## config.mk

```make
export PLATFORM = sky130hd
export DESIGN_NAME = top_module
export DESIGN_NICKNAME = top_module
export VERILOG_FILES = /design/flow/design.v
export SDC_FILE = /design/flow/constraint.sdc
export NUM_CORES = 4
export LEC_CHECK = 0
export ABC_AREA = 1
export CAP_MARGIN = 20
export CORE_MARGIN = 2
export CORE_UTILIZATION = 46
export CTS_CLUSTER_DIAMETER = 175
export CTS_CLUSTER_SIZE = 99
export SLEW_MARGIN = 20
```

## constraint.sdc

```tcl
create_clock -name core_clock -period 10.0 [get_ports {clkr}]
set_input_delay 2.0000 -clock core_clock [delete_from_list [all_inputs] [get_ports {clkr}]]
set_output_delay 2.0000 -clock core_clock [all_outputs]
set_load 0.01 [all_outputs]
```

## design.v

```verilog
`timescale 1ns / 1ps
module top_module(
    input  wire        clkr,
    input  wire        rst,
    input  wire        rxr,
    input  wire [4:0]  btnr,
    output wire        spr,
    output wire [7:0]  hr,
    output wire [7:0]  mr,
    output wire [4:0]  date,
    output wire [4:0]  month,
    output wire [7:0]  year,
    output wire [6:0]  seg,
    output wire [3:0]  an,
    output wire        dp
);
    reg [4:0] btnr_prev;
    reg [4:0] btnr_sync;
    wire btn_time_edge;
    wire btn_date_edge;
    wire btn_stopwatch;
    wire btn_sw_reset;       
    wire btn_sw_startstop;   
    always @(posedge clkr) begin
        if (rst) begin
            btnr_sync <= 5'b0;
            btnr_prev <= 5'b0;
        end else begin
            btnr_sync <= btnr;
            btnr_prev <= btnr_sync;
        end
    end
    assign btn_time_edge = btnr_sync[0] && !btnr_prev[0];
    assign btn_date_edge = btnr_sync[1] && !btnr_prev[1];
    assign btn_stopwatch = btnr_sync[2];   
    assign btn_sw_reset = btnr_sync[3] && !btnr_prev[3];      
    assign btn_sw_startstop = btnr_sync[4] && !btnr_prev[4];  
    reg tx_start;
    reg [7:0] tx_data;
    wire tx_busy;
    wire tx_out;
    uart_tx #(
        .BAUD_RATE(9600),
        .CLOCK_FREQ(153_600)
    ) uart_tx_inst (
        .clk(clkr),
        .rst(rst),
        .tx_start(tx_start),
        .tx_data(tx_data),
        .tx(tx_out),
        .tx_busy(tx_busy)
    );
    assign spr = tx_out;
    reg [1:0] tx_state;
    localparam TX_IDLE = 0, TX_WAIT_BUSY = 1, TX_WAIT_DONE = 2;
    always @(posedge clkr) begin
        if (rst) begin
            tx_state <= TX_IDLE;
            tx_start <= 0;
        end else
        case(tx_state)
            TX_IDLE: begin
                tx_start <= 0;
                if (btn_time_edge) begin
                    tx_data <= 8'd0;
                    tx_start <= 1;
                    tx_state <= TX_WAIT_BUSY;
                end
                else if (btn_date_edge) begin
                    tx_data <= 8'd1;
                    tx_start <= 1;
                    tx_state <= TX_WAIT_BUSY;
                end
            end
            TX_WAIT_BUSY: begin
                tx_start <= 0;
                if (tx_busy) begin
                    tx_state <= TX_WAIT_DONE;
                end
            end
            TX_WAIT_DONE: begin
                if (!tx_busy) begin
                    tx_state <= TX_IDLE;
                end
            end
            default: tx_state <= TX_IDLE;
        endcase
    end
    wire rx_ready;
    wire [7:0] rx_data;
    uart_rx #(
        .BAUD_RATE(9600),
        .CLOCK_FREQ(153_600)
    ) uart_rx_inst (
        .clk(clkr),
        .rst(rst),
        .rx(rxr),
        .rx_ready(rx_ready),
        .rx_data(rx_data)
    );
    reg [2:0] rx_state;
    reg [1:0] byte_count;
    localparam RX_IDLE = 0, RX_TIME = 1, RX_DATE = 2;
    reg [7:0] hr_reg, mr_reg, sec_reg;
    reg [4:0] date_reg, month_reg;
    reg [7:0] year_reg;
    assign hr = hr_reg;
    assign mr = mr_reg;
    assign date = date_reg;
    assign month = month_reg;
    assign year = year_reg;
    reg [9:0] clk_1hz_counter;
    reg clk_1hz_pulse;
    always @(posedge clkr) begin
        if (rst) begin
            clk_1hz_counter <= 0;
            clk_1hz_pulse <= 0;
        end else if (clk_1hz_counter == 1_000 - 1) begin
            clk_1hz_counter <= 0;
            clk_1hz_pulse <= 1;
        end else begin
            clk_1hz_counter <= clk_1hz_counter + 1;
            clk_1hz_pulse <= 0;
        end
    end
    always @(posedge clkr) begin
        if (rst) begin
            rx_state <= RX_IDLE;
            byte_count <= 0;
            hr_reg <= 0;
            mr_reg <= 0;
            sec_reg <= 0;
            date_reg <= 0;
            month_reg <= 0;
            year_reg <= 0;
        end else
        case(rx_state)
            RX_IDLE: begin
                byte_count <= 0;
                if (btn_time_edge) begin
                    rx_state <= RX_TIME;
                end
                else if (btn_date_edge) begin
                    rx_state <= RX_DATE;
                end
                else if (clk_1hz_pulse) begin
                    if (sec_reg == 59) begin
                        sec_reg <= 0;
                        if (mr_reg == 59) begin
                            mr_reg <= 0;
                            if (hr_reg == 23) begin
                                hr_reg <= 0;
                            end else begin
                                hr_reg <= hr_reg + 1;
                            end
                        end else begin
                            mr_reg <= mr_reg + 1;
                        end
                    end else begin
                        sec_reg <= sec_reg + 1;
                    end
                end
            end
            RX_TIME: begin
                if (rx_ready) begin
                    case(byte_count)
                        2'd0: hr_reg <= rx_data;
                        2'd1: mr_reg <= rx_data;
                        2'd2: sec_reg <= rx_data;
                    endcase
                    if (byte_count == 2'd2) begin
                        rx_state <= RX_IDLE;
                    end else begin
                        byte_count <= byte_count + 1;
                    end
                end
            end
            RX_DATE: begin
                if (rx_ready) begin
                    case(byte_count)
                        2'd0: date_reg <= rx_data[4:0];
                        2'd1: month_reg <= rx_data[4:0];
                        2'd2: year_reg <= rx_data;
                    endcase
                    if (byte_count == 2'd2) begin
                        rx_state <= RX_IDLE;
                    end else begin
                        byte_count <= byte_count + 1;
                    end
                end
            end
            default: rx_state <= RX_IDLE;
        endcase
    end
    wire [6:0] seg_sw;
    wire [3:0] an_sw;
    wire dp_sw;
    stopwatch_simple sw_inst (
        .CLK100MHZ(clkr),
        .rst(rst),
        .btn_reset(btn_sw_reset),
        .btn_startstop(btn_sw_startstop),
        .seg(seg_sw),
        .an(an_sw),
        .dp(dp_sw)
    );
    wire [6:0] seg_time;
    wire [3:0] an_time;
    wire dp_time;
    reg display_mode;
    always @(posedge clkr) begin
        if (rst) begin
            display_mode <= 0;
        end else if (btn_time_edge) begin
            display_mode <= 0;   
        end else if (btn_date_edge) begin
            display_mode <= 1;   
        end
    end
    seven_seg_display display_inst (
        .clk(clkr),
        .rst(rst),
        .hr(hr_reg),
        .mr(mr_reg),
        .date(date_reg),
        .month(month_reg),
        .mode(display_mode),
        .seg(seg_time),
        .an(an_time),
        .dp(dp_time)
    );
    assign seg = btn_stopwatch ? seg_sw : seg_time;
    assign an = btn_stopwatch ? an_sw : an_time;
    assign dp = btn_stopwatch ? dp_sw : dp_time;
endmodule
module seven_seg_display(
    input wire clk,
    input wire rst,
    input wire [7:0] hr,
    input wire [7:0] mr,
    input wire [4:0] date,
    input wire [4:0] month,
    input wire mode,   
    output reg [6:0] seg,
    output reg [3:0] an,
    output wire dp
);
    assign dp = 1'b1;   
    wire [3:0] hr_tens = hr / 10;
    wire [3:0] hr_ones = hr % 10;
    wire [3:0] mr_tens = mr / 10;
    wire [3:0] mr_ones = mr % 10;
    wire [3:0] date_tens = date / 10;
    wire [3:0] date_ones = date % 10;
    wire [3:0] month_tens = month / 10;
    wire [3:0] month_ones = month % 10;
    reg [1:0] digit_select;
    reg [5:0] refresh_counter;
    always @(posedge clk) begin
        if (rst) begin
            refresh_counter <= 0;
            digit_select <= 0;
        end else begin
        refresh_counter <= refresh_counter + 1;
        if (refresh_counter == 50) begin
            refresh_counter <= 0;
            digit_select <= digit_select + 1;
        end
        end
    end
    reg [3:0] bcd_digit;
    always @(*) begin
        if (mode == 0) begin
            case(digit_select)
                2'b00: begin an = 4'b1110; bcd_digit = mr_ones; end
                2'b01: begin an = 4'b1101; bcd_digit = mr_tens; end
                2'b10: begin an = 4'b1011; bcd_digit = hr_ones; end
                2'b11: begin an = 4'b0111; bcd_digit = hr_tens; end
            endcase
        end else begin
            case(digit_select)
                2'b00: begin an = 4'b1110; bcd_digit = month_ones; end
                2'b01: begin an = 4'b1101; bcd_digit = month_tens; end
                2'b10: begin an = 4'b1011; bcd_digit = date_ones; end
                2'b11: begin an = 4'b0111; bcd_digit = date_tens; end
            endcase
        end
    end
    always @(*) begin
        case(bcd_digit)
            4'd0: seg = 7'b1000000;
            4'd1: seg = 7'b1111001;
            4'd2: seg = 7'b0100100;
            4'd3: seg = 7'b0110000;
            4'd4: seg = 7'b0011001;
            4'd5: seg = 7'b0010010;
            4'd6: seg = 7'b0000010;
            4'd7: seg = 7'b1111000;
            4'd8: seg = 7'b0000000;
            4'd9: seg = 7'b0010000;
            default: seg = 7'b1111111;
        endcase
    end
endmodule
module uart_tx #(
    parameter BAUD_RATE = 9600,
    parameter CLOCK_FREQ = 100_000_000
)(
    input wire clk,
    input wire rst,
    input wire tx_start,
    input wire [7:0] tx_data,
    output reg tx,
    output reg tx_busy
);
    localparam integer CLK_PER_BIT = CLOCK_FREQ / BAUD_RATE;
    reg [3:0] clk_count;
    reg [3:0] bit_index;
    reg [7:0] tx_data_reg;
    reg [2:0] state;
    localparam IDLE = 3'd0;
    localparam START_BIT = 3'd1;
    localparam DATA_BITS = 3'd2;
    localparam STOP_BIT = 3'd3;
    always @(posedge clk) begin
        if (rst) begin
            tx <= 1'b1;
            tx_busy <= 1'b0;
            state <= IDLE;
            clk_count <= 0;
            bit_index <= 0;
        end else
        case(state)
            IDLE: begin
                tx <= 1'b1;
                clk_count <= 0;
                bit_index <= 0;
                tx_busy <= 1'b0;
                if (tx_start) begin
                    tx_data_reg <= tx_data;
                    tx_busy <= 1'b1;
                    state <= START_BIT;
                end
            end
            START_BIT: begin
                tx <= 1'b0;
                if (clk_count < CLK_PER_BIT - 1) begin
                    clk_count <= clk_count + 1;
                end else begin
                    clk_count <= 0;
                    state <= DATA_BITS;
                end
            end
            DATA_BITS: begin
                tx <= tx_data_reg[bit_index];
                if (clk_count < CLK_PER_BIT - 1) begin
                    clk_count <= clk_count + 1;
                end else begin
                    clk_count <= 0;
                    if (bit_index < 7) begin
                        bit_index <= bit_index + 1;
                    end else begin
                        bit_index <= 0;
                        state <= STOP_BIT;
                    end
                end
            end
            STOP_BIT: begin
                tx <= 1'b1;
                if (clk_count < CLK_PER_BIT - 1) begin
                    clk_count <= clk_count + 1;
                end else begin
                    clk_count <= 0;
                    state <= IDLE;
                end
            end
            default: state <= IDLE;
        endcase
    end
endmodule
module uart_rx #(
    parameter BAUD_RATE = 9600,
    parameter CLOCK_FREQ = 100_000_000
)(
    input wire clk,
    input wire rst,
    input wire rx,
    output reg rx_ready,
    output reg [7:0] rx_data
);
    localparam integer CLK_PER_BIT = CLOCK_FREQ / BAUD_RATE;
    reg [3:0] clk_count;
    reg [3:0] bit_index;
    reg [7:0] rx_data_reg;
    reg [2:0] state;
    reg rx_sync, rx_prev;
    localparam IDLE = 3'd0;
    localparam START_BIT = 3'd1;
    localparam DATA_BITS = 3'd2;
    localparam STOP_BIT = 3'd3;
    always @(posedge clk) begin
        if (rst) begin
            rx_sync <= 1'b1;
            rx_prev <= 1'b1;
        end else begin
            rx_sync <= rx;
            rx_prev <= rx_sync;
        end
    end
    always @(posedge clk) begin
        rx_ready <= 1'b0;
        if (rst) begin
            rx_data <= 8'd0;
            state <= IDLE;
            clk_count <= 0;
            bit_index <= 0;
        end else
        case(state)
            IDLE: begin
                clk_count <= 0;
                bit_index <= 0;
                if (rx_prev == 1'b1 && rx_sync == 1'b0) begin
                    state <= START_BIT;
                end
            end
            START_BIT: begin
                if (clk_count < (CLK_PER_BIT / 2) - 1) begin
                    clk_count <= clk_count + 1;
                end else begin
                    clk_count <= 0;
                    if (rx_sync == 1'b0) begin
                        state <= DATA_BITS;
                    end else begin
                        state <= IDLE;
                    end
                end
            end
            DATA_BITS: begin
                if (clk_count < CLK_PER_BIT - 1) begin
                    clk_count <= clk_count + 1;
                end else begin
                    clk_count <= 0;
                    rx_data_reg[bit_index] <= rx_sync;
                    if (bit_index < 7) begin
                        bit_index <= bit_index + 1;
                    end else begin
                        bit_index <= 0;
                        state <= STOP_BIT;
                    end
                end
            end
            STOP_BIT: begin
                if (clk_count < CLK_PER_BIT - 1) begin
                    clk_count <= clk_count + 1;
                end else begin
                    clk_count <= 0;
                    rx_ready <= 1'b1;
                    rx_data <= rx_data_reg;
                    state <= IDLE;
                end
            end
            default: state <= IDLE;
        endcase
    end
endmodule
module stopwatch_simple(
    input  wire CLK100MHZ,
    input  wire rst,
    input  wire btn_reset,       
    input  wire btn_startstop,   
    output reg  [6:0] seg,
    output reg  [3:0] an,
    output wire dp
);
    assign dp = 1'b1;   
    reg running;
    always @(posedge CLK100MHZ) begin
        if (rst || btn_reset) begin
            running <= 0;   
        end else if (btn_startstop) begin
            running <= ~running;   
        end
    end
    reg [6:0] cnt;
    reg tick_10hz;
    always @(posedge CLK100MHZ) begin
        if (rst) begin
            cnt <= 0;
            tick_10hz <= 0;
        end else if (cnt == 100 - 1) begin   
            cnt <= 0;
            tick_10hz <= 1;
        end else begin
            cnt <= cnt + 1;
            tick_10hz <= 0;
        end
    end
    reg [5:0] seconds;   
    reg [5:0] minutes;   
    reg [3:0] centisec;  
    always @(posedge CLK100MHZ) begin
        if (rst || btn_reset) begin
            seconds <= 0;
            minutes <= 0;
            centisec <= 0;
        end else if (running && tick_10hz) begin
            if (centisec == 9) begin
                centisec <= 0;
                if (seconds == 59) begin
                    seconds <= 0;
                    if (minutes == 59) begin
                        minutes <= 0;
                    end else begin
                        minutes <= minutes + 1;
                    end
                end else begin
                    seconds <= seconds + 1;
                end
            end else begin
                centisec <= centisec + 1;
            end
        end
    end
    wire [3:0] s1 = seconds % 10;
    wire [3:0] s10 = seconds / 10;
    wire [3:0] m1 = minutes % 10;
    wire [3:0] m10 = minutes / 10;
    reg [1:0] sel;
    reg [5:0] refresh_cnt;
    always @(posedge CLK100MHZ) begin
        if (rst) begin
            refresh_cnt <= 0;
            sel <= 0;
        end else begin
        refresh_cnt <= refresh_cnt + 1;
        if (refresh_cnt == 50) begin
            refresh_cnt <= 0;
            sel <= sel + 1;
        end
        end
    end
    reg [3:0] digit;
    always @(*) begin
        case(sel)
            2'b00: begin an = 4'b1110; digit = s1; end    
            2'b01: begin an = 4'b1101; digit = s10; end   
            2'b10: begin an = 4'b1011; digit = m1; end    
            2'b11: begin an = 4'b0111; digit = m10; end   
        endcase
    end
    always @(*) begin
        case(digit)
            4'd0: seg = 7'b1000000;
            4'd1: seg = 7'b1111001;
            4'd2: seg = 7'b0100100;
            4'd3: seg = 7'b0110000;
            4'd4: seg = 7'b0011001;
            4'd5: seg = 7'b0010010;
            4'd6: seg = 7'b0000010;
            4'd7: seg = 7'b1111000;
            4'd8: seg = 7'b0000000;
            4'd9: seg = 7'b0010000;
            default: seg = 7'b1111111;
        endcase
    end
endmodule
```

## run.sh

```bash
#!/bin/bash
# the make line also repeats each setting of config.mk as NAME=value (left out here)
make -C /OpenROAD-flow-scripts/flow DESIGN_CONFIG=/design/flow/config.mk WORK_HOME=/design/flow/orfs CLKGATE_MAP_FILE= finish
```

==> impl_metrics.env, run 1 <==
# yosys + openroad results
export IMPL_top_logic_kind="simple AND/OR/NAND/NOR gates"
export IMPL_routabilityCongestion=0.927
export IMPL_worst_r2r_startpoint="rx_state[2]"
export IMPL_cts_setup_buffers=0
export IMPL_grt_pass1_wl_mm=39.7
export IMPL_clock_sinks=160
export IMPL_grt_setup_unrepaired="false"
export IMPL_htreeDepth=4
export IMPL_antenna_found_initial=0
export IMPL_firstDrtPassIters=7
export IMPL_whs_ns=0.417
export IMPL_dp_hpwl_mm=17.7
export IMPL_num_nets_final=1587
export IMPL_switchingPower_mw=0.589
export IMPL_ys_cells=1480
export IMPL_clk_pin_slew_ns=0.06
export IMPL_fin_cells=1811
export IMPL_fp_util_pct=47.1
export IMPL_fa_ha_area_share_pct=6.92
export IMPL_powerClk_mw=0.667
export IMPL_cpMostUsedCell="nand2_1"
export IMPL_grt_total_usage_pct=21.2
export IMPL_p_sw_share_pct=31.8
export IMPL_dp_cells=1780
export IMPL_reg2reg_depth=11
export IMPL_endpoint="seg[5]"
export IMPL_yosys_area_share_aoi_pct=17.6
export IMPL_max_freq_mhz=130
export IMPL_synth_edff_count=10
export IMPL_hold_path_end="btnr_prev[0]"
export IMPL_min_period_over_period_pct=76.8
export IMPL_pre_cts_ws_ns=2.73
export IMPL_critical_path_required_ns=8.00
export IMPL_top_cells_by_area="dfxtp_1 30%, nand2_1 11%, inv_1 8.2%"
export IMPL_cts_buffers=17
export IMPL_io_buffers=53
export IMPL_die_area_mm2=0.0228
export IMPL_core_area_mm2=0.0211
export IMPL_worst_slack_ns=2.32
export IMPL_slew_violations=0
export IMPL_synthMostInstantiatedCell="nand2_1"
export IMPL_syn_area_per_cell_um2=6.72
export IMPL_synthDistinctLibCells=55
export IMPL_ys_flops=160
export IMPL_cts_resized=0
export IMPL_worst_skew_pair_late_latency_ns=0.42
export IMPL_post_route_drc_count=0
export IMPL_async_reset_ff_share_pct=0
export IMPL_final_util_pct=53.6
export IMPL_setup_tns_ns=0
export IMPL_area_delta_synth_final_pct=13.6
export IMPL_worst_ir_drop_vdd_v=0.000101
export IMPL_synth_largest_area_cell="dfxtp_1"
export IMPL_path_depth=36
export IMPL_m1WireLength_mm=11.2
export IMPL_design_area_mm2=0.0113
export IMPL_die_h_um=151
export IMPL_syn_nets=1543
export IMPL_cp_arrival_ns=5.68
export IMPL_max_slew_margin_pct=38.7
export IMPL_root_buffer="clkbuf_16"
export IMPL_p_comb_share_pct=27.7
export IMPL_r2r_slack_ns=7.26
export IMPL_p_seq_mw=0.674
export IMPL_grt_pass1_vias=8530
export IMPL_cts_hold_buf=0
export IMPL_routed_wl_mm=23.2
export IMPL_synthCells=1480
export IMPL_regToRegEndpoint="mr_reg[2]"
export IMPL_worstHoldStart="btnr_sync[0]"
export IMPL_seq_area_frac_synth_pct=33.2
export IMPL_synth_warnings=5
export IMPL_post_drt_wl_per_cell_um=12.8
export IMPL_endpoint_kind="primary output"
export IMPL_maxPowerGroup="registers"
export IMPL_met2_length_mm=11.1
export IMPL_power_mw=1.85
export IMPL_flop_cell="dfxtp_1"
export IMPL_syn_cell_area_mm2=0.00994
export IMPL_hold_depth=2
export IMPL_cp_num_buf_inv=7
export IMPL_top_area_share_pct=30.2
export IMPL_worst_pin_slew_ns=0.909
export IMPL_routed_top_layer="met4"
export IMPL_simple_gate_share_pct=29.9
export IMPL_synthMuxAreaShare_pct=0.201
export IMPL_maxCapViolCount=0
export IMPL_p_clk_share_pct=36.0
export IMPL_pwr_share_seq_pct=36.4
export IMPL_route_vias_total=9365
export IMPL_crit_path_max_fanout=23
export IMPL_critPathTopFamily="simple AND/OR/NAND/NOR gates"
export IMPL_warning_count=53
export IMPL_dr_wl_met3_um=706
export IMPL_path_class="register to primary output"
export IMPL_setup_viol=0
export IMPL_cts_tree="yes"
export IMPL_diodes=0
export IMPL_worst_clock_skew_ns=0.0111
export IMPL_placed_area_mm2=0.0107
export IMPL_cts_path_max_buffers=2
export IMPL_pg_comb_mw=0.512
export IMPL_p_leak_nw=4.92
export IMPL_min_period_ns=7.68
export IMPL_xor_area_share_pct=1.94
export IMPL_die_w_um=151
export IMPL_cp_slowest_cell="dfxtp_1"
export IMPL_routed_via_density=5.17
export IMPL_grt_max_degree=78
export IMPL_num_io_pins=55
export IMPL_max_stage_delay_ns=0.61
export IMPL_hp_class="register to register"
export IMPL_power_internal_mw=1.26
export IMPL_critical_path_startpoint="display_mode"
export IMPL_antenna_left=0
export IMPL_start_kind="register"
export IMPL_hold_violations=0
export IMPL_drt_iter0_drc=551
export IMPL_powerDensity_mw_per_mm2=164
export IMPL_yosysChipArea_mm2=0.00994
export IMPL_run_status="complete, no violations"
export IMPL_top_cells_by_count="296 x nand2_1, 218 x inv_1, 163 x nor2_1, 150 x dfxtp_1, 145 x o21ai_0"
export IMPL_grt_ovfl_total=0
export IMPL_row_count=53
==> metal layers <==
metal	track usage (%)	vias to the layer above
met1	27.8	4224
met3	3.10	25
met2	36.5	140
li1	-	4976
met4	5.37	0
met5	0	-
==> area by class of cell <==
cell class                      instances  area (um2)
Sequential cell                       160        3300
Clock inverter                         14         178
Inverter                              229         860
Clock buffer                           17         425
Tap cell                              275         344
Timing Repair Buffer                   56         553
Fill cell                            2160        9790
Multi-Input combinational cell       1060        5630
==> run 2: changes to the inputs <==
ABC_AREA = not set   (was 1)
CORE_UTILIZATION = 16   (was 46)
CTS_CLUSTER_DIAMETER = not set   (was 175)
CTS_CLUSTER_SIZE = not set   (was 99)
clock period = 14.9 ns   (was 10.0 ns; I/O delays follow)
==> impl_metrics.env, run 2 <==
# yosys + openroad results
export IMPL_ys_flops=160
export IMPL_p_clk_share_pct=45.5
export IMPL_synth_edff_count=10
export IMPL_diodes=0
export IMPL_core_area_mm2=0.0633
export IMPL_fin_cells=2136
export IMPL_min_period_over_period_pct=65.4
export IMPL_regToRegEndpoint="mr_reg[6]"
export IMPL_worst_clock_skew_ns=0.0130
export IMPL_switchingPower_mw=0.242
export IMPL_max_freq_mhz=103
export IMPL_fa_ha_area_share_pct=6.90
export IMPL_syn_nets=1318
export IMPL_fp_util_pct=16.2
export IMPL_cts_buffers=17
export IMPL_die_area_mm2=0.0662
export IMPL_grt_max_degree=62
export IMPL_clk_pin_slew_ns=0.07
export IMPL_synthMostInstantiatedCell="nor2_1"
export IMPL_flop_cell="dfxtp_1"
export IMPL_min_period_ns=9.74
export IMPL_cts_setup_buffers=0
export IMPL_ys_cells=1255
export IMPL_routed_via_density=4.35
export IMPL_clock_sinks=160
export IMPL_pre_cts_ws_ns=5.57
export IMPL_reg2reg_depth=9
export IMPL_route_vias_total=9302
export IMPL_seqCellArea_mm2=0.00330
export IMPL_p_sw_share_pct=25.4
export IMPL_dp_cells=2104
export IMPL_path_depth=22
export IMPL_cts_hold_buf=0
export IMPL_worst_skew_pair_late_latency_ns=0.43
export IMPL_grt_ovfl_total=0
export IMPL_antenna_found_initial=1
export IMPL_top_logic_kind="simple AND/OR/NAND/NOR gates"
export IMPL_grt_pass1_wl_mm=46.4
export IMPL_endpoint="seg[1]"
export IMPL_path_class="register to primary output"
export IMPL_power_mw=0.951
export IMPL_antenna_left=0
export IMPL_synthMuxAreaShare_pct=9.99
export IMPL_routed_wl_mm=28.4
export IMPL_worst_ir_drop_vdd_v=0.0000785
export IMPL_die_h_um=257
export IMPL_endpoint_kind="primary output"
export IMPL_slew_violations=0
export IMPL_pwr_share_seq_pct=47.5
export IMPL_maxPowerGroup="registers"
export IMPL_p_leak_nw=4.36
export IMPL_num_fill_cells=7047
export IMPL_htreeDepth=4
export IMPL_area_delta_synth_final_pct=18.7
export IMPL_top_area_share_pct=29.2
export IMPL_cts_resized=0
export IMPL_grt_setup_unrepaired="false"
export IMPL_yosysChipArea_mm2=0.0103
export IMPL_top_cells_by_count="180 x nor2_1, 150 x dfxtp_1, 106 x nand2_1, 78 x a21oi_1, 71 x o21ai_0"
export IMPL_design_area_mm2=0.0122
export IMPL_num_nets_final=1340
export IMPL_final_comb_area_mm2=0.00650
export IMPL_synthDistinctLibCells=93
export IMPL_hold_depth=1
export IMPL_r2r_slack_ns=11.92
export IMPL_io_buffers=53
export IMPL_worst_slack_ns=5.16
export IMPL_dp_hpwl_mm=21.2
export IMPL_firstDrtPassIters=5
export IMPL_synth_warnings=5
export IMPL_hold_path_end="sw_inst.cnt[0]"
export IMPL_syn_area_per_cell_um2=8.18
export IMPL_critical_path_required_ns=11.92
export IMPL_xor_area_share_pct=3.33
export IMPL_power_internal_mw=0.709
export IMPL_grt_pass1_vias=8935
export IMPL_drt_iter0_drc=644
export IMPL_p_seq_mw=0.452
export IMPL_pg_comb_mw=0.0664
export IMPL_max_slew_margin_pct=30.1
export IMPL_worst_pin_slew_ns=1.05
export IMPL_cp_num_buf_inv=2
export IMPL_warning_count=53
export IMPL_yosys_area_share_aoi_pct=20.1
export IMPL_seq_area_frac_synth_pct=32.2
export IMPL_hp_class="register to register"
export IMPL_worst_r2r_startpoint="sec_reg[0]"
export IMPL_p_comb_share_pct=7.0
export IMPL_placed_area_mm2=0.0116
export IMPL_start_kind="register"
export IMPL_cp_arrival_ns=6.76
export IMPL_syn_cell_area_mm2=0.0103
export IMPL_num_io_pins=55
export IMPL_cts_path_max_buffers=2
export IMPL_synth_largest_area_cell="dfxtp_1"
export IMPL_post_route_drc_count=0
export IMPL_final_util_pct=19.3
export IMPL_critPathTopFamily="AND-OR/OR-AND gates"
export IMPL_cp_slowest_cell="ha_1"
export IMPL_die_w_um=257
export IMPL_cts_tree="yes"
export IMPL_setup_tns_ns=0
export IMPL_synthCells=1255
export IMPL_worstHoldStart="sw_inst.cnt[0]"
export IMPL_maxCapViolCount=0
export IMPL_powerDensity_mw_per_mm2=78.0
export IMPL_crit_path_max_fanout=19
export IMPL_top_cells_by_area="dfxtp_1 29%, mux2i_1 6.8%, ha_1 6.7%"
export IMPL_grt_total_usage_pct=8.55
export IMPL_crit_chain="inv_1 -> ha_1 -> mux2i_1 -> or2_2 -> ha_1 -> o21bai_2 -> ha_1 -> nor3_2 -> a31oi_4 -> a32o_1 -> a211oi_1 -> nor2_2 -> o311a_1 -> o21ai_0 -> nand2_1 -> nor2_1 -> xnor2_1 -> mux2_2 -> ha_1 -> nand2b_1 -> a221oi_1 -> clkdlybuf4s50_1"
export IMPL_critical_path_startpoint="display_inst.digit_select[0]"
export IMPL_routabilityCongestion=0.804
export IMPL_max_stage_delay_ns=0.69
export IMPL_hold_violations=0
export IMPL_row_count=92
export IMPL_simple_gate_share_pct=23.0
export IMPL_powerClk_mw=0.433
export IMPL_setup_viol=0
export IMPL_root_buffer="clkbuf_16"
export IMPL_whs_ns=0.444
export IMPL_cpMostUsedCell="ha_1"
export IMPL_async_reset_ff_share_pct=0
export IMPL_run_status="complete, no violations"
export IMPL_post_drt_wl_per_cell_um=13.3
==> run 2: cell type report <==
class,count,area share [%]
timing repair buffer,60,4.76
multi-input combinational,994,53.3
clock buffer,18,3.60
tap,846,8.68
clock inverter,14,1.19
sequential,160,27.1
inverter,44,1.35
==> run 2: layer usage <==
metal	vias up	routed length [um]	global-route usage, %
li1	4579	-	-
met5	-	13	0
met1	4426	12700	10.6
met3	55	2250	3.10
met2	240	12700	13.7
met4	2	647	2.67
==> run 3: changes to the inputs <==
CORE_UTILIZATION = 66   (was 16)
clock period = 8.73 ns   (was 14.9 ns; I/O delays follow)
==> impl_metrics.env, run 3 <==
# yosys + openroad results
export IMPL_cp_arrival_ns=6.32
export IMPL_grt_ovfl_total=0
export IMPL_htreeDepth=4
export IMPL_row_count=45
export IMPL_drt_iter0_drc=667
export IMPL_p_comb_share_pct=6.7
export IMPL_worst_clock_skew_ns=0.00944
export IMPL_pg_comb_mw=0.107
export IMPL_synth_edff_count=10
export IMPL_critical_path_required_ns=6.98
export IMPL_path_class="register to primary output"
export IMPL_warning_count=55
export IMPL_cts_setup_buffers=0
export IMPL_ys_flops=160
export IMPL_final_util_pct=74.7
export IMPL_p_seq_mw=0.773
export IMPL_hold_depth=1
export IMPL_worst_skew_pair_late_latency_ns=0.42
export IMPL_setup_tns_ns=0
export IMPL_num_fill_cells=1189
export IMPL_xor_area_share_pct=3.33
export IMPL_max_stage_delay_ns=0.63
export IMPL_route_vias_total=9145
export IMPL_path_depth=17
export IMPL_grt_total_usage_pct=28.1
export IMPL_setup_viol=0
export IMPL_die_area_mm2=0.0166
export IMPL_area_delta_synth_final_pct=10.6
export IMPL_regToRegEndpoint="sw_inst.minutes[5]"
export IMPL_critPathTopFamily="AND-OR/OR-AND gates"
export IMPL_routed_via_density=6.19
export IMPL_endpoint_kind="primary output"
export IMPL_maxPowerGroup="registers"
export IMPL_start_kind="register"
export IMPL_crit_path_max_fanout=15
export IMPL_run_status="complete, no violations"
export IMPL_syn_area_per_cell_um2=8.18
export IMPL_grt_setup_unrepaired="false"
export IMPL_cp_slowest_cell="o32ai_1"
export IMPL_clk_pin_slew_ns=0.06
export IMPL_firstDrtPassIters=6
export IMPL_powerDensity_mw_per_mm2=141
export IMPL_synthMostInstantiatedCell="nor2_1"
export IMPL_dp_hpwl_mm=16.5
export IMPL_syn_cell_area_mm2=0.0103
export IMPL_die_w_um=129
export IMPL_worst_pin_slew_ns=1.02
export IMPL_diodes=0
export IMPL_top_cells_by_area="dfxtp_1 29%, mux2i_1 6.8%, ha_1 6.7%"
export IMPL_reg2reg_depth=7
export IMPL_worst_r2r_startpoint="sw_inst.running"
export IMPL_io_buffers=53
export IMPL_antenna_left=0
export IMPL_grt_pass1_vias=8333
export IMPL_num_io_pins=55
export IMPL_synth_warnings=5
export IMPL_synthCells=1255
export IMPL_top_logic_kind="simple AND/OR/NAND/NOR gates"
export IMPL_yosysChipArea_mm2=0.0103
export IMPL_grt_pass1_wl_mm=38.6
export IMPL_min_period_over_period_pct=92.4
export IMPL_maxCapViolCount=0
export IMPL_post_drt_wl_per_cell_um=15.7
export IMPL_routabilityCongestion=0.973
export IMPL_cts_hold_buf=0
export IMPL_final_comb_area_mm2=0.00650
export IMPL_seqCellArea_mm2=0.00330
export IMPL_slew_violations=0
export IMPL_synth_largest_area_cell="dfxtp_1"
export IMPL_routed_wl_mm=23.1
export IMPL_clock_sinks=160
export IMPL_grt_max_degree=59
export IMPL_max_slew_margin_pct=32.0
export IMPL_syn_nets=1318
export IMPL_antenna_found_initial=0
export IMPL_worstHoldStart="sw_inst.cnt[0]"
export IMPL_post_route_drc_count=0
export IMPL_switchingPower_mw=0.383
export IMPL_cts_resized=0
export IMPL_fp_util_pct=67.6
export IMPL_p_clk_share_pct=44.9
export IMPL_ys_cells=1255
export IMPL_num_nets_final=1340
export IMPL_power_internal_mw=1.21
export IMPL_cp_num_buf_inv=2
export IMPL_hp_class="register to register"
export IMPL_cts_tree="yes"
export IMPL_synthDistinctLibCells=93
export IMPL_cts_path_max_buffers=2
export IMPL_core_area_mm2=0.0152
export IMPL_top_area_share_pct=29.2
export IMPL_power_mw=1.60
export IMPL_async_reset_ff_share_pct=0
export IMPL_critical_path_startpoint="display_inst.digit_select[0]"
export IMPL_endpoint="seg[1]"
export IMPL_top_cells_by_count="180 x nor2_1, 150 x dfxtp_1, 106 x nand2_1, 78 x a21oi_1, 71 x o21ai_0"
export IMPL_yosys_area_share_aoi_pct=20.1
export IMPL_crit_chain="ha_1 -> mux2_2 -> nand2b_1 -> inv_1 -> ha_1 -> a2111oi_1 -> a21oi_1 -> nor2_1 -> a21oi_1 -> o221ai_1 -> o211ai_1 -> or3_1 -> o32ai_1 -> ha_1 -> nand2b_1 -> a221oi_1 -> clkdlybuf4s50_1"
export IMPL_max_freq_mhz=124
export IMPL_seq_area_frac_synth_pct=32.2
export IMPL_min_period_ns=8.06
export IMPL_root_buffer="clkbuf_16"
export IMPL_worst_ir_drop_vdd_v=0.000116
export IMPL_pwr_share_seq_pct=48.4
export IMPL_r2r_slack_ns=5.70
export IMPL_synthMuxAreaShare_pct=9.99
export IMPL_simple_gate_share_pct=23.0
export IMPL_fa_ha_area_share_pct=6.90
export IMPL_p_sw_share_pct=24.0
export IMPL_powerClk_mw=0.718
export IMPL_cpMostUsedCell="ha_1"
export IMPL_hold_violations=0
export IMPL_p_leak_nw=4.35
export IMPL_flop_cell="dfxtp_1"
export IMPL_hold_path_end="sw_inst.cnt[0]"
export IMPL_cts_buffers=17
export IMPL_die_h_um=129
==> run 3: layout make-up <==
type	instances	area share, %
clock inverters	13	1.10
multi-input cells	994	57.2
flip-flops and latches	160	29.1
well taps	188	2.07
inverters	44	1.45
clock buffers	19	4.00
repair buffers	60	5.11
==> run 3: through the flow <==
step	worst slack (ns)	hold WS, ns	instance area [um2]	std cells
2_1_floorplan	1.90	0.400	10300	1255
3_3_place_gp	1.12	0.418	10800	1446
3_5_place_dp	1.03	0.433	10800	1446
4_1_cts	0.569	0.444	11400	1478
5_1_grt	0.205	0.467	11400	1478
6_report	0.665	0.439	11400	1478
==> run 3: metal layers <==
| layer | GRT usage (%) | wire [um] | up-vias |
|---|---|---|---|
| met4 | 7.86 | 317 | 0 |
| met2 | 48.7 | 11200 | 253 |
| met5 | 0 | 0 | - |
| met3 | 3.78 | 1060 | 30 |
| met1 | 36.9 | 10600 | 4289 |
| li1 | - | - | 4573 |
==> run 4: changes to the inputs <==
ABC_AREA = 0   (was not set)
CELL_PAD_IN_SITES_GLOBAL_PLACEMENT = 1   (was not set)
CORE_MARGIN = 7   (was 2)
CORE_UTILIZATION = 22   (was 66)
GPL_ROUTABILITY_DRIVEN = 1   (was not set)
GPL_TIMING_DRIVEN = 0   (was not set)
HOLD_SLACK_MARGIN = -0.09   (was not set)
PLACE_DENSITY = 0.41   (was not set)
SLEW_MARGIN = 25   (was 20)
TNS_END_PERCENT = 60   (was not set)
clock period = 9.3 ns   (was 8.73 ns; I/O delays follow)
==> impl_metrics.env, run 4 <==
# yosys + openroad results
export IMPL_area_delta_synth_final_pct=18.2
export IMPL_r2r_slack_ns=5.98
export IMPL_firstDrtPassIters=4
export IMPL_post_route_drc_count=0
export IMPL_die_area_mm2=0.0529
export IMPL_pwr_share_seq_pct=46.1
export IMPL_clk_pin_slew_ns=0.07
export IMPL_max_slew_margin_pct=32.7
export IMPL_pg_comb_mw=0.120
export IMPL_maxPowerGroup="clock"
export IMPL_yosysChipArea_mm2=0.0103
export IMPL_antenna_left=0
export IMPL_flop_cell="dfxtp_1"
export IMPL_p_comb_share_pct=7.7
export IMPL_cp_slowest_cell="clkdlybuf4s50_1"
export IMPL_hold_depth=0
export IMPL_row_count=79
export IMPL_routed_via_density=4.72
export IMPL_powerClk_mw=0.724
export IMPL_async_reset_ff_share_pct=0
export IMPL_syn_cell_area_mm2=0.0103
export IMPL_cts_setup_buffers=0
export IMPL_route_vias_total=9185
export IMPL_worstHoldStart="tx_data"
export IMPL_htreeDepth=4
export IMPL_final_comb_area_mm2=0.00651
export IMPL_ys_flops=160
export IMPL_hp_class="register to register"
export IMPL_hold_path_end="uart_tx_inst.tx_data_reg[0]"
export IMPL_fa_ha_area_share_pct=6.90
export IMPL_power_internal_mw=1.15
export IMPL_cts_path_max_buffers=2
export IMPL_grt_use_met1_pct=17.1
export IMPL_worst_skew_pair_late_latency_ns=0.45
export IMPL_min_period_ns=8.69
export IMPL_drt_iter0_drc=416
export IMPL_hold_violations=0
export IMPL_top_area_share_pct=29.2
export IMPL_routed_wl_mm=34.0
export IMPL_maxCapViolCount=0
export IMPL_ys_cells=1255
export IMPL_syn_area_per_cell_um2=8.18
export IMPL_top_cells_by_count="180 x nor2_1, 150 x dfxtp_1, 106 x nand2_1, 78 x a21oi_1, 71 x o21ai_0"
export IMPL_simple_gate_share_pct=23.0
export IMPL_worst_pin_slew_ns=1.00
export IMPL_grt_setup_unrepaired="false"
export IMPL_top_cells_by_area="dfxtp_1 29%, mux2i_1 6.8%, ha_1 6.7%"
export IMPL_cp_arrival_ns=6.83
export IMPL_cts_buffers=17
export IMPL_fp_util_pct=22.2
export IMPL_grt_pass1_wl_mm=53.3
export IMPL_xor_area_share_pct=3.33
export IMPL_grt_ovfl_total=0
export IMPL_synthDistinctLibCells=93
export IMPL_yosys_area_share_aoi_pct=20.1
export IMPL_cts_hold_buf=0
export IMPL_powerDensity_mw_per_mm2=129
export IMPL_busiest_layer="met2"
export IMPL_max_stage_delay_ns=0.61
export IMPL_cts_resized=0
export IMPL_grt_pass1_vias=9031
export IMPL_post_drt_wl_per_cell_um=17.5
export IMPL_routabilityCongestion=0.769
export IMPL_clock_sinks=160
export IMPL_dp_hpwl_mm=25.5
export IMPL_antenna_found_initial=0
export IMPL_synth_largest_area_cell="dfxtp_1"
export IMPL_switchingPower_mw=0.412
export IMPL_path_class="register to primary output"
export IMPL_top_logic_kind="simple AND/OR/NAND/NOR gates"
export IMPL_root_buffer="clkbuf_16"
export IMPL_num_io_pins=55
export IMPL_critPathTopFamily="AND-OR/OR-AND gates"
export IMPL_grt_util_met2_pct=20.9
export IMPL_io_buffers=52
export IMPL_core_area_mm2=0.0463
export IMPL_critical_path_startpoint="display_mode"
export IMPL_run_status="complete, no violations"
export IMPL_seq_area_frac_synth_pct=32.2
export IMPL_use_met3_pct=2.13
export IMPL_worst_ir_drop_vdd_v=0.000134
export IMPL_regToRegEndpoint="hr_reg[0]"
export IMPL_min_period_over_period_pct=93.4
export IMPL_num_nets_final=1389
export IMPL_reg2reg_depth=10
export IMPL_setup_viol=0
export IMPL_synthMostInstantiatedCell="nor2_1"
export IMPL_grt_max_degree=17
export IMPL_crit_path_max_fanout=10
export IMPL_endpoint_kind="primary output"
export IMPL_synth_warnings=5
export IMPL_cts_tree="yes"
export IMPL_cpMostUsedCell="ha_1"
export IMPL_syn_nets=1318
export IMPL_worst_clock_skew_ns=0.0125
export IMPL_synthMuxAreaShare_pct=9.99
export IMPL_max_freq_mhz=115
export IMPL_worst_r2r_startpoint="sec_reg[0]"
export IMPL_slew_violations=0
export IMPL_crit_chain="buf_6 -> buf_6 -> clkbuf_1 -> buf_1 -> nor2_1 -> ha_1 -> o21bai_2 -> ha_1 -> nor3_2 -> a31oi_4 -> a32o_1 -> a211oi_1 -> nor2_2 -> o311a_1 -> o21ai_0 -> nand2_1 -> nor2_1 -> xnor2_1 -> mux2_2 -> ha_1 -> nand2b_1 -> a221oi_1 -> clkdlybuf4s50_1"
export IMPL_p_leak_nw=4.45
export IMPL_p_sw_share_pct=26.3
export IMPL_critical_path_required_ns=7.44
export IMPL_final_util_pct=26.2
export IMPL_seqCellArea_mm2=0.00330
export IMPL_warning_count=53
export IMPL_synth_edff_count=10
export IMPL_setup_tns_ns=0
export IMPL_grt_total_usage_pct=12.7
export IMPL_die_w_um=230
export IMPL_synthCells=1255
export IMPL_p_clk_share_pct=46.3
export IMPL_cp_num_buf_inv=5
export IMPL_path_depth=23
export IMPL_endpoint="seg[1]"
export IMPL_p_seq_mw=0.720
export IMPL_num_fill_cells=5099
export IMPL_start_kind="register"
export IMPL_die_h_um=230
export IMPL_diodes=0
==> run 4: metal layers <==
metal / wire length, um / share of wire (%)
met5: 0 / 0
met1: 16900 / 50
met3: 835 / 2.5
met2: 15800 / 47
met4: 499 / 1.5
==> run 4: final cells by class <==
class                           instances  share of cell area (%)
Multi-Input combinational cell        994                    53.6
Sequential cell                       160                    27.2
Tap cell                              607                    6.26
Timing Repair Buffer                   52                    4.29
Clock buffer                           18                    3.54
Buffer                                 57                    2.50
Inverter                               44                    1.36
Clock inverter                         13                    1.23
==> run 4: per-stage QoR <==
stage                     instance area (um2)  hold slack, ns  total power, mW  setup slack [ns]  instances
after floorplan                         10300           0.400            0.810              2.35       1255
after global placement                  11500           0.422            0.861             0.756       1914
after detailed placement                11600           0.431            0.860             0.906       1914
after CTS                               12100           0.448             1.60             0.351       1945
after global routing                    12100           0.448             1.64            0.0478       1945
final                                   12100           0.442             1.56             0.611       1945
==> run 5: changes to the inputs <==
ABC_AREA = not set   (was 0)
CELL_PAD_IN_SITES_GLOBAL_PLACEMENT = not set   (was 1)
CORE_MARGIN = 2   (was 7)
CORE_UTILIZATION = 40   (was 22)
GPL_ROUTABILITY_DRIVEN = not set   (was 1)
GPL_TIMING_DRIVEN = not set   (was 0)
HOLD_SLACK_MARGIN = not set   (was -0.09)
PLACE_DENSITY = not set   (was 0.41)
SETUP_SLACK_MARGIN = -0.25   (was not set)
SLEW_MARGIN = 20   (was 25)
TNS_END_PERCENT = not set   (was 60)
clock period = 8.79 ns   (was 9.3 ns; I/O delays follow)
==> impl_metrics.env, run 5 <==
# yosys + openroad results
export IMPL_path_class="register to primary output"
export IMPL_top_cells_by_count="180 x nor2_1, 150 x dfxtp_1, 106 x nand2_1, 78 x a21oi_1, 71 x o21ai_0"
export IMPL_syn_cell_area_mm2=0.0103
export IMPL_setup_viol=0
export IMPL_fa_ha_area_share_pct=6.90
export IMPL_ys_flops=160
export IMPL_die_h_um=164
export IMPL_simple_gate_share_pct=23.0
export IMPL_synthCells=1255
export IMPL_crit_path_max_fanout=15
export IMPL_grt_pass1_vias=8187
export IMPL_slew_violations=0
export IMPL_firstDrtPassIters=5
export IMPL_num_io_pins=55
export IMPL_worst_r2r_startpoint="sec_reg[0]"
export IMPL_r2r_slack_ns=5.89
export IMPL_grt_pass1_wl_mm=41.2
export IMPL_async_reset_ff_share_pct=0
export IMPL_routed_via_density=5.57
export IMPL_cts_setup_buffers=0
export IMPL_top_area_share_pct=29.2
export IMPL_hold_path_end="uart_tx_inst.tx_data_reg[0]"
export IMPL_min_period_over_period_pct=91.1
export IMPL_die_area_mm2=0.0270
export IMPL_drt_iter0_drc=686
export IMPL_reg2reg_depth=9
export IMPL_p_comb_share_pct=6.9
export IMPL_cts_tree="yes"
export IMPL_syn_area_per_cell_um2=8.18
export IMPL_ys_cells=1255
export IMPL_p_leak_nw=4.39
export IMPL_yosys_area_share_aoi_pct=20.1
export IMPL_xor_area_share_pct=3.33
export IMPL_root_buffer="clkbuf_16"
export IMPL_pwr_share_seq_pct=47.2
export IMPL_syn_nets=1318
export IMPL_path_depth=22
export IMPL_worst_ir_drop_vdd_v=0.000127
export IMPL_top_cells_by_area="dfxtp_1 29%, mux2i_1 6.8%, ha_1 6.7%"
export IMPL_cp_slowest_cell="clkdlybuf4s50_1"
export IMPL_grt_ovfl_total=0
export IMPL_row_count=58
export IMPL_max_stage_delay_ns=0.59
export IMPL_endpoint_kind="primary output"
export IMPL_grt_max_degree=83
export IMPL_regToRegEndpoint="mr_reg[3]"
export IMPL_clock_sinks=160
export IMPL_antenna_found_initial=0
export IMPL_num_nets_final=1344
export IMPL_top_logic_kind="simple AND/OR/NAND/NOR gates"
export IMPL_maxPowerGroup="registers"
export IMPL_core_area_mm2=0.0252
export IMPL_htreeDepth=4
export IMPL_worst_skew_pair_late_latency_ns=0.43
export IMPL_grt_setup_unrepaired="false"
export IMPL_routabilityCongestion=0.872
export IMPL_cp_num_buf_inv=4
export IMPL_cts_hold_buf=0
export IMPL_cp_arrival_ns=6.25
export IMPL_powerDensity_mw_per_mm2=140
export IMPL_route_vias_total=9032
export IMPL_area_delta_synth_final_pct=12.9
export IMPL_clk_pin_slew_ns=0.06
export IMPL_dp_cells=1592
export IMPL_fin_cells=1623
export IMPL_critical_path_required_ns=7.03
export IMPL_cts_resized=0
export IMPL_hold_depth=0
export IMPL_antenna_left=0
export IMPL_p_sw_share_pct=23.7
export IMPL_routed_wl_mm=25.1
export IMPL_max_slew_margin_pct=30.2
export IMPL_fp_util_pct=40.8
export IMPL_start_kind="register"
export IMPL_synthDistinctLibCells=93
export IMPL_setup_tns_ns=0
export IMPL_p_clk_share_pct=45.9
export IMPL_hp_class="register to register"
export IMPL_flop_cell="dfxtp_1"
export IMPL_yosysChipArea_mm2=0.0103
export IMPL_synthMuxAreaShare_pct=9.99
export IMPL_critical_path_startpoint="display_inst.digit_select[0]"
export IMPL_max_freq_mhz=125
export IMPL_cts_path_max_buffers=2
export IMPL_cpMostUsedCell="ha_1"
export IMPL_worstHoldStart="tx_data"
export IMPL_synth_warnings=5
export IMPL_synth_edff_count=10
export IMPL_post_drt_wl_per_cell_um=15.5
export IMPL_endpoint="seg[1]"
export IMPL_synth_largest_area_cell="dfxtp_1"
export IMPL_min_period_ns=8.01
export IMPL_grt_total_usage_pct=18.8
export IMPL_seq_area_frac_synth_pct=32.2
export IMPL_io_buffers=53
export IMPL_cts_buffers=17
export IMPL_run_status="complete, no violations"
export IMPL_synthMostInstantiatedCell="nor2_1"
export IMPL_powerClk_mw=0.744
export IMPL_diodes=0
export IMPL_worst_clock_skew_ns=0.00969
export IMPL_worst_pin_slew_ns=1.05
export IMPL_die_w_um=164
export IMPL_p_seq_mw=0.765
export IMPL_switchingPower_mw=0.384
export IMPL_warning_count=53
export IMPL_critPathTopFamily="AND-OR/OR-AND gates"
export IMPL_power_internal_mw=1.24
export IMPL_crit_chain="inv_1 -> ha_1 -> buf_4 -> mux2i_1 -> or2_1 -> inv_1 -> ha_1 -> nor3_2 -> a31oi_4 -> a32o_1 -> a211oi_1 -> nor2_2 -> o311a_1 -> o21ai_0 -> nand2_1 -> nor2_1 -> xnor2_1 -> mux2_2 -> ha_1 -> nand2b_1 -> a221oi_1 -> clkdlybuf4s50_1"
export IMPL_dp_hpwl_mm=18.0
export IMPL_pg_comb_mw=0.111
export IMPL_maxCapViolCount=0
export IMPL_hold_violations=0
export IMPL_post_route_drc_count=0
[run 5: final cells by class]
type / instances / area (um2)
multi-input cells: 994 / 6500
clock buffers: 21 / 504
inverters: 44 / 165
repair buffers: 64 / 611
clock inverters: 10 / 92.6
fillers: 2449 / 13600
flip-flops and latches: 160 / 3300
well taps: 330 / 413
[run 5: stage by stage]
stage	power, mW	worst slack (ns)	cell area, um2	util (%)	hold slack, ns
after floorplan	0.857	1.94	10300	-	0.400
after global placement	0.890	1.36	11000	43.6	0.410
after detailed placement	0.891	1.25	11000	43.6	0.420
after CTS	1.64	0.764	11600	46.0	0.435
after global routing	1.68	0.230	11600	46.0	0.442
final	1.62	0.784	11600	46.0	0.434
[run 5: metal layers]
layer | vias to the layer above | wire length (um) | track usage (%)
met2 | 168 | 11300 | 30.2
li1 | 4587 | - | -
met4 | 0 | 379 | 4.70
met5 | - | 0 | 0
met3 | 35 | 940 | 2.98
met1 | 4242 | 12500 | 26.3
==> run 6: changes to the inputs <==
CELL_PAD_IN_SITES_DETAIL_PLACEMENT = 1   (was not set)
CORE_ASPECT_RATIO = 1.07   (was not set)
CORE_UTILIZATION = 72   (was 40)
CTS_CLUSTER_SIZE = 15   (was not set)
GPL_ROUTABILITY_DRIVEN = 0   (was not set)
GPL_TIMING_DRIVEN = 1   (was not set)
PLACE_DENSITY_LB_ADDON = 0.17   (was not set)
SETUP_SLACK_MARGIN = 1.04   (was -0.25)
clock period = 6.8 ns   (was 8.79 ns; I/O delays follow)
==> impl_metrics.env, run 6 <==
# source this file to load flow results
export IMPL_synth_warnings=5
export IMPL_io_buffers=53
export IMPL_synthCells=1255
export IMPL_die_w_um=119
export IMPL_syn_cell_area_mm2=0.0103
export IMPL_fp_util_pct=73.0
export IMPL_row_count=45
export IMPL_top_cells_by_area="dfxtp_1 29%, mux2i_1 6.8%, ha_1 6.7%"
export IMPL_yosysChipArea_mm2=0.0103
export IMPL_core_area_mm2=0.0141
export IMPL_yosys_area_share_aoi_pct=20.1
export IMPL_top_logic_kind="simple AND/OR/NAND/NOR gates"
export IMPL_haltStage="detailed placement (3_5_place_dp)"
export IMPL_xor_area_share_pct=3.33
export IMPL_seq_area_frac_synth_pct=32.2
export IMPL_simple_gate_share_pct=23.0
export IMPL_ys_cells=1255
export IMPL_ys_flops=160
export IMPL_synthMostInstantiatedCell="nor2_1"
export IMPL_die_area_mm2=0.0152
export IMPL_synthDistinctLibCells=93
export IMPL_fa_ha_area_share_pct=6.90
export IMPL_num_io_pins=55
export IMPL_top_cells_by_count="180 x nor2_1, 150 x dfxtp_1, 106 x nand2_1, 78 x a21oi_1, 71 x o21ai_0"
export IMPL_synthMuxAreaShare_pct=9.99
export IMPL_async_reset_ff_share_pct=0
export IMPL_top_area_share_pct=29.2
export IMPL_run_status="aborted with a tool error"
export IMPL_synth_largest_area_cell="dfxtp_1"
export IMPL_synth_edff_count=10
export IMPL_syn_nets=1318
export IMPL_flop_cell="dfxtp_1"
export IMPL_error="[ERROR DPL-0033] detailed placement checks failed during check placement."
export IMPL_syn_area_per_cell_um2=8.18
export IMPL_die_h_um=128
## run 6: through the flow
| stage | instances | setup WS [ns] | area (um2) | hold slack [ns] | power (mW) |
|---|---|---|---|---|---|
| 2_1_floorplan | 1255 | 1.00 | 10400 | 0.400 | 1.11 |
| 3_3_place_gp | 1452 | 0.338 | 11000 | 0.421 | 1.15 |
==> run 7: changes to the inputs <==
CELL_PAD_IN_SITES_DETAIL_PLACEMENT = not set   (was 1)
CORE_ASPECT_RATIO = not set   (was 1.07)
CORE_UTILIZATION = 58   (was 72)
CTS_CLUSTER_SIZE = not set   (was 15)
GPL_ROUTABILITY_DRIVEN = not set   (was 0)
GPL_TIMING_DRIVEN = not set   (was 1)
PLACE_DENSITY_LB_ADDON = not set   (was 0.17)
SETUP_SLACK_MARGIN = not set   (was 1.04)
clock period = 5.41 ns   (was 6.8 ns; I/O delays follow)
==> impl_metrics.env, run 7 <==
# yosys + openroad results
export IMPL_worst_clock_skew_ns=0.00805
export IMPL_routed_via_density=5.85
export IMPL_firstDrtPassIters=6
export IMPL_path_depth=21
export IMPL_top_area_share_pct=29.2
export IMPL_num_nets_final=1512
export IMPL_max_freq_mhz=171
export IMPL_worst_pin_slew_ns=1.06
export IMPL_powerDensity_mw_per_mm2=203
export IMPL_regToRegEndpoint="mr_reg[7]"
export IMPL_clock_sinks=160
export IMPL_synthMostInstantiatedCell="nor2_1"
export IMPL_r2r_slack_ns=2.37
export IMPL_seq_area_frac_synth_pct=32.2
export IMPL_htreeDepth=4
export IMPL_worst_skew_pair_late_latency_ns=0.42
export IMPL_worst_slack_ns=-0.425
export IMPL_fp_util_pct=59.4
export IMPL_cp_slowest_cell="dfxtp_2"
export IMPL_p_leak_nw=5.27
export IMPL_die_w_um=137
export IMPL_crit_chain="inv_2 -> ha_4 -> mux2i_4 -> or2_4 -> ha_4 -> o21bai_4 -> ha_4 -> nor3_4 -> a31oi_4 -> a32o_2 -> a211oi_2 -> nor2_2 -> maj3_2 -> mux2_4 -> nor2_4 -> xnor2_2 -> mux2_4 -> ha_4 -> nand2b_4 -> a221oi_4 -> buf_2"
export IMPL_top_cells_by_area="dfxtp_1 29%, mux2i_1 6.8%, ha_1 6.7%"
export IMPL_drt_iter0_drc=689
export IMPL_min_period_ns=5.84
export IMPL_warning_count=58
export IMPL_top_logic_kind="simple AND/OR/NAND/NOR gates"
export IMPL_maxPowerGroup="registers"
export IMPL_grt_pass1_vias=9232
export IMPL_powerClk_mw=1.20
export IMPL_hold_depth=1
export IMPL_antenna_found_initial=0
export IMPL_synth_warnings=5
export IMPL_post_route_drc_count=0
export IMPL_yosys_area_share_aoi_pct=20.1
export IMPL_max_slew_margin_pct=29.4
export IMPL_grt_max_degree=99
export IMPL_xor_area_share_pct=3.33
export IMPL_p_seq_mw=1.25
export IMPL_flop_cell="dfxtp_1"
export IMPL_power_mw=2.65
export IMPL_p_clk_share_pct=45.3
export IMPL_min_period_over_period_pct=108
export IMPL_num_io_pins=55
export IMPL_dp_hpwl_mm=19.3
export IMPL_setup_viol=7
export IMPL_routed_wl_mm=26.5
export IMPL_switchingPower_mw=0.623
export IMPL_synthMuxAreaShare_pct=9.99
export IMPL_yosysChipArea_mm2=0.0103
export IMPL_p_sw_share_pct=23.5
export IMPL_grt_ovfl_total=0
export IMPL_path_class="register to primary output"
export IMPL_cts_hold_buf=0
export IMPL_start_kind="register"
export IMPL_endpoint="seg[1]"
export IMPL_row_count=48
export IMPL_check_failures="setup timing"
export IMPL_synthDistinctLibCells=93
export IMPL_top_cells_by_count="180 x nor2_1, 150 x dfxtp_1, 106 x nand2_1, 78 x a21oi_1, 71 x o21ai_0"
export IMPL_root_buffer="clkbuf_16"
export IMPL_hold_violations=0
export IMPL_async_reset_ff_share_pct=0
export IMPL_cpMostUsedCell="ha_4"
export IMPL_hp_class="register to register"
export IMPL_reg2reg_depth=9
export IMPL_route_vias_total=9866
export IMPL_antenna_left=0
export IMPL_cts_buffers=17
export IMPL_diodes=0
export IMPL_area_delta_synth_final_pct=27.2
export IMPL_simple_gate_share_pct=23.0
export IMPL_pg_comb_mw=0.203
export IMPL_endpoint_kind="primary output"
export IMPL_slew_violations=0
export IMPL_die_h_um=137
export IMPL_clk_pin_slew_ns=0.06
export IMPL_p_comb_share_pct=7.6
export IMPL_run_status="complete, but fails checks"
export IMPL_fa_ha_area_share_pct=6.90
export IMPL_power_internal_mw=2.03
export IMPL_critical_path_required_ns=4.33
export IMPL_critical_path_startpoint="display_inst.digit_select[1]"
export IMPL_grt_pass1_wl_mm=43.0
export IMPL_cp_num_buf_inv=2
export IMPL_syn_area_per_cell_um2=8.18
export IMPL_die_area_mm2=0.0188
export IMPL_worst_r2r_startpoint="sec_reg[0]"
export IMPL_seqCellArea_mm2=0.00331
export IMPL_syn_cell_area_mm2=0.0103
export IMPL_core_area_mm2=0.0173
export IMPL_ys_flops=160
export IMPL_io_buffers=53
export IMPL_post_drt_wl_per_cell_um=15.7
export IMPL_worstHoldStart="sw_inst.cnt[0]"
export IMPL_grt_setup_unrepaired="true"
export IMPL_cts_tree="yes"
export IMPL_hold_path_end="sw_inst.cnt[0]"
export IMPL_synth_edff_count=10
export IMPL_max_stage_delay_ns=0.34
export IMPL_cp_arrival_ns=4.75
export IMPL_ys_cells=1255
export IMPL_placed_area_mm2=0.0121
export IMPL_maxCapViolCount=0
export IMPL_grt_total_usage_pct=28.0
export IMPL_num_fill_cells=1337
export IMPL_syn_nets=1318
export IMPL_pwr_share_seq_pct=47.1
export IMPL_critPathTopFamily="adder cells"
export IMPL_routabilityCongestion=0.900
export IMPL_synth_largest_area_cell="dfxtp_1"
export IMPL_crit_path_max_fanout=3
export IMPL_worst_ir_drop_vdd_v=0.000221
export IMPL_design_area_mm2=0.0131
export IMPL_cts_path_max_buffers=2
export IMPL_synthCells=1255
export IMPL_final_comb_area_mm2=0.00685
-- run 7: through the flow --
step / util, % / worst slack (ns) / setup TNS (ns) / std cells / hold WS [ns]
floorplan: - / -0.00472 / -0.00472 / 1255 / 0.400
CTS: 74.7 / -0.450 / -2.38 / 1679 / 0.448
detailed placement: 70.2 / -0.458 / -2.51 / 1638 / 0.439
global route: 75.5 / -0.554 / -3.21 / 1687 / 0.468
finish: 75.5 / -0.425 / -2.11 / 1687 / 0.446
global placement: 70.2 / -0.399 / -2.07 / 1638 / 0.429
-- run 7: layout make-up --
class                      count  area share (%)
multi-input combinational    994            52.5
sequential                   160            25.3
timing repair buffer         232            14.2
clock buffer                  24            3.94
tap                          225            2.16
inverter                      44            1.26
clock inverter                 8           0.680
-- run 7: per-layer routing --
layer | GRT usage (%) | vias to the layer above | routed length [um]
met4 | 8.19 | 0 | 503
met5 | 0 | - | 0
met2 | 48.5 | 266 | 12700
met3 | 3.85 | 46 | 1290
li1 | - | 4932 | -
met1 | 36.3 | 4622 | 12000
-- run 7: what timing repair did --
item	in CTS	in global routing
pin swaps	10	14
gates cloned	0	0
setup endpoints to repair	7	7
buffers inserted	9	8
resized	48	28
==> run 8: changes to the inputs <==
CORE_ASPECT_RATIO = 0.83   (was not set)
CORE_MARGIN = 4   (was 2)
CORE_UTILIZATION = 61   (was 58)
CTS_CLUSTER_DIAMETER = 153   (was not set)
GPL_ROUTABILITY_DRIVEN = 1   (was not set)
MIN_ROUTING_LAYER = met1   (was not set)
PLACE_DENSITY = 0.46   (was not set)
SETUP_SLACK_MARGIN = 1.01   (was not set)
clock period = 8.83 ns   (was 5.41 ns; I/O delays follow)
==> impl_metrics.env, run 8 <==
# yosys + openroad results
export IMPL_run_status="complete, no violations"
export IMPL_top_cells_by_area="dfxtp_1 29%, mux2i_1 6.8%, ha_1 6.7%"
export IMPL_min_period_ns=7.50
export IMPL_grt_ovfl_total=0
export IMPL_worst_pin_slew_ns=0.964
export IMPL_antenna_left=0
export IMPL_row_count=42
export IMPL_max_slew_margin_pct=35.2
export IMPL_antenna_found_initial=0
export IMPL_top_area_share_pct=29.2
export IMPL_hold_path_end="uart_tx_inst.tx_data_reg[0]"
export IMPL_max_freq_mhz=133
export IMPL_worst_ir_drop_vdd_v=0.000119
export IMPL_diodes=0
export IMPL_hold_violations=0
export IMPL_critical_path_required_ns=7.06
export IMPL_path_depth=22
export IMPL_switchingPower_mw=0.395
export IMPL_cp_arrival_ns=5.74
export IMPL_simple_gate_share_pct=23.0
export IMPL_warning_count=57
export IMPL_drt_iter0_drc=879
export IMPL_dp_cells=1481
export IMPL_area_delta_synth_final_pct=12.6
export IMPL_pwr_share_seq_pct=46.2
export IMPL_top_cells_by_count="180 x nor2_1, 150 x dfxtp_1, 106 x nand2_1, 78 x a21oi_1, 71 x o21ai_0"
export IMPL_ys_cells=1255
export IMPL_num_fill_cells=1290
export IMPL_fp_util_pct=63.2
export IMPL_setup_tns_ns=0
export IMPL_fin_cells=1515
export IMPL_worst_r2r_startpoint="sw_inst.running"
export IMPL_synthCells=1255
export IMPL_worst_skew_pair_late_latency_ns=0.41
export IMPL_syn_nets=1318
export IMPL_regToRegEndpoint="sw_inst.minutes[5]"
export IMPL_post_route_drc_count=0
export IMPL_synthMuxAreaShare_pct=9.99
export IMPL_seqCellArea_mm2=0.00330
export IMPL_r2r_slack_ns=6.21
export IMPL_die_h_um=126
export IMPL_cts_hold_buf=0
export IMPL_maxCapViolCount=0
export IMPL_root_buffer="clkbuf_16"
export IMPL_hold_depth=0
export IMPL_ys_flops=160
export IMPL_hp_class="register to register"
export IMPL_syn_cell_area_mm2=0.0103
export IMPL_post_drt_wl_per_cell_um=15.9
export IMPL_routabilityCongestion=0.973
export IMPL_p_leak_nw=4.47
export IMPL_top_logic_kind="simple AND/OR/NAND/NOR gates"
export IMPL_min_period_over_period_pct=85.0
export IMPL_cts_tree="yes"
export IMPL_worst_slack_ns=1.33
export IMPL_synth_warnings=5
export IMPL_cpMostUsedCell="ha_1"
export IMPL_max_stage_delay_ns=0.56
export IMPL_clock_sinks=160
export IMPL_maxPowerGroup="clock"
export IMPL_endpoint_kind="primary output"
export IMPL_p_seq_mw=0.762
export IMPL_power_internal_mw=1.25
export IMPL_critical_path_startpoint="display_inst.digit_select[0]"
export IMPL_worst_clock_skew_ns=0.0127
export IMPL_routed_via_density=6.04
export IMPL_design_area_mm2=0.0116
export IMPL_syn_area_per_cell_um2=8.18
export IMPL_endpoint="seg[4]"
export IMPL_cp_slowest_cell="clkdlybuf4s50_1"
export IMPL_final_comb_area_mm2=0.00655
export IMPL_p_sw_share_pct=23.9
export IMPL_synth_edff_count=10
export IMPL_critPathTopFamily="AND-OR/OR-AND gates"
export IMPL_worstHoldStart="tx_data"
export IMPL_yosys_area_share_aoi_pct=20.1
export IMPL_grt_total_usage_pct=24.9
export IMPL_num_nets_final=1345
export IMPL_cts_buffers=17
export IMPL_grt_max_degree=61
export IMPL_p_clk_share_pct=47.0
export IMPL_whs_ns=0.413
export IMPL_reg2reg_depth=8
export IMPL_xor_area_share_pct=3.33
export IMPL_fa_ha_area_share_pct=6.90
export IMPL_io_buffers=53
export IMPL_power_mw=1.65
export IMPL_crit_chain="inv_1 -> ha_2 -> mux2i_1 -> or2_2 -> ha_1 -> o21bai_2 -> ha_1 -> nor3_4 -> a31oi_4 -> a32o_1 -> a211oi_2 -> nor2_2 -> o311a_1 -> o21ai_1 -> nand2_1 -> nor2_1 -> xnor2_1 -> mux2_2 -> ha_1 -> a32oi_1 -> o31a_1 -> clkdlybuf4s50_1"
export IMPL_synthDistinctLibCells=93
export IMPL_cts_path_max_buffers=2
export IMPL_placed_area_mm2=0.0108
export IMPL_die_w_um=150
export IMPL_slew_violations=0
export IMPL_num_io_pins=55
export IMPL_routed_wl_mm=24.0
export IMPL_firstDrtPassIters=5
export IMPL_powerDensity_mw_per_mm2=143
export IMPL_async_reset_ff_share_pct=0
export IMPL_pg_comb_mw=0.111
export IMPL_cp_num_buf_inv=2
export IMPL_yosysChipArea_mm2=0.0103
export IMPL_grt_pass1_vias=7951
export IMPL_die_area_mm2=0.0190
export IMPL_flop_cell="dfxtp_1"
export IMPL_core_area_mm2=0.0162
export IMPL_powerClk_mw=0.775
export IMPL_grt_setup_unrepaired="true"
export IMPL_path_class="register to primary output"
export IMPL_pre_cts_ws_ns=1.25
export IMPL_p_comb_share_pct=6.7
export IMPL_route_vias_total=9147
export IMPL_synthMostInstantiatedCell="nor2_1"
export IMPL_start_kind="register"
export IMPL_clk_pin_slew_ns=0.07
export IMPL_crit_path_max_fanout=5
export IMPL_dp_hpwl_mm=17.1
export IMPL_synth_largest_area_cell="dfxtp_1"
export IMPL_setup_viol=0
export IMPL_seq_area_frac_synth_pct=32.2
export IMPL_htreeDepth=4
export IMPL_grt_pass1_wl_mm=39.5
export IMPL_final_util_pct=71.2
-- run 8: repair_timing --
action / in CTS / in global routing
endpoints found under the setup margin: 7 / 7
buffers inserted: 0 / 2
pin swaps: 0 / 1
gates cloned: 0 / 0
gates resized: 4 / 14
-- run 8: routing by layer --
metal | GRT usage [%] | vias up | routed length, um | part of all wire, %
li1 | - | 4599 | - | -
met3 | 3.70 | 32 | 1410 | 5.9
met2 | 37.4 | 283 | 10500 | 44
met5 | 0 | - | 0 | 0
met1 | 37.8 | 4233 | 11800 | 49
met4 | 5.22 | 0 | 297 | 1.2
-- run 8: layout make-up --
| class | count | area share, % |
|---|---|---|
| clock buffers | 20 | 4.14 |
| clock inverters | 12 | 1.36 |
| inverters | 44 | 1.43 |
| multi-input cells | 994 | 56.6 |
| flip-flops and latches | 160 | 28.6 |
| well taps | 220 | 2.38 |
| repair buffers | 65 | 5.46 |
No activity file was given, so power comes from the tool's default toggle rates.
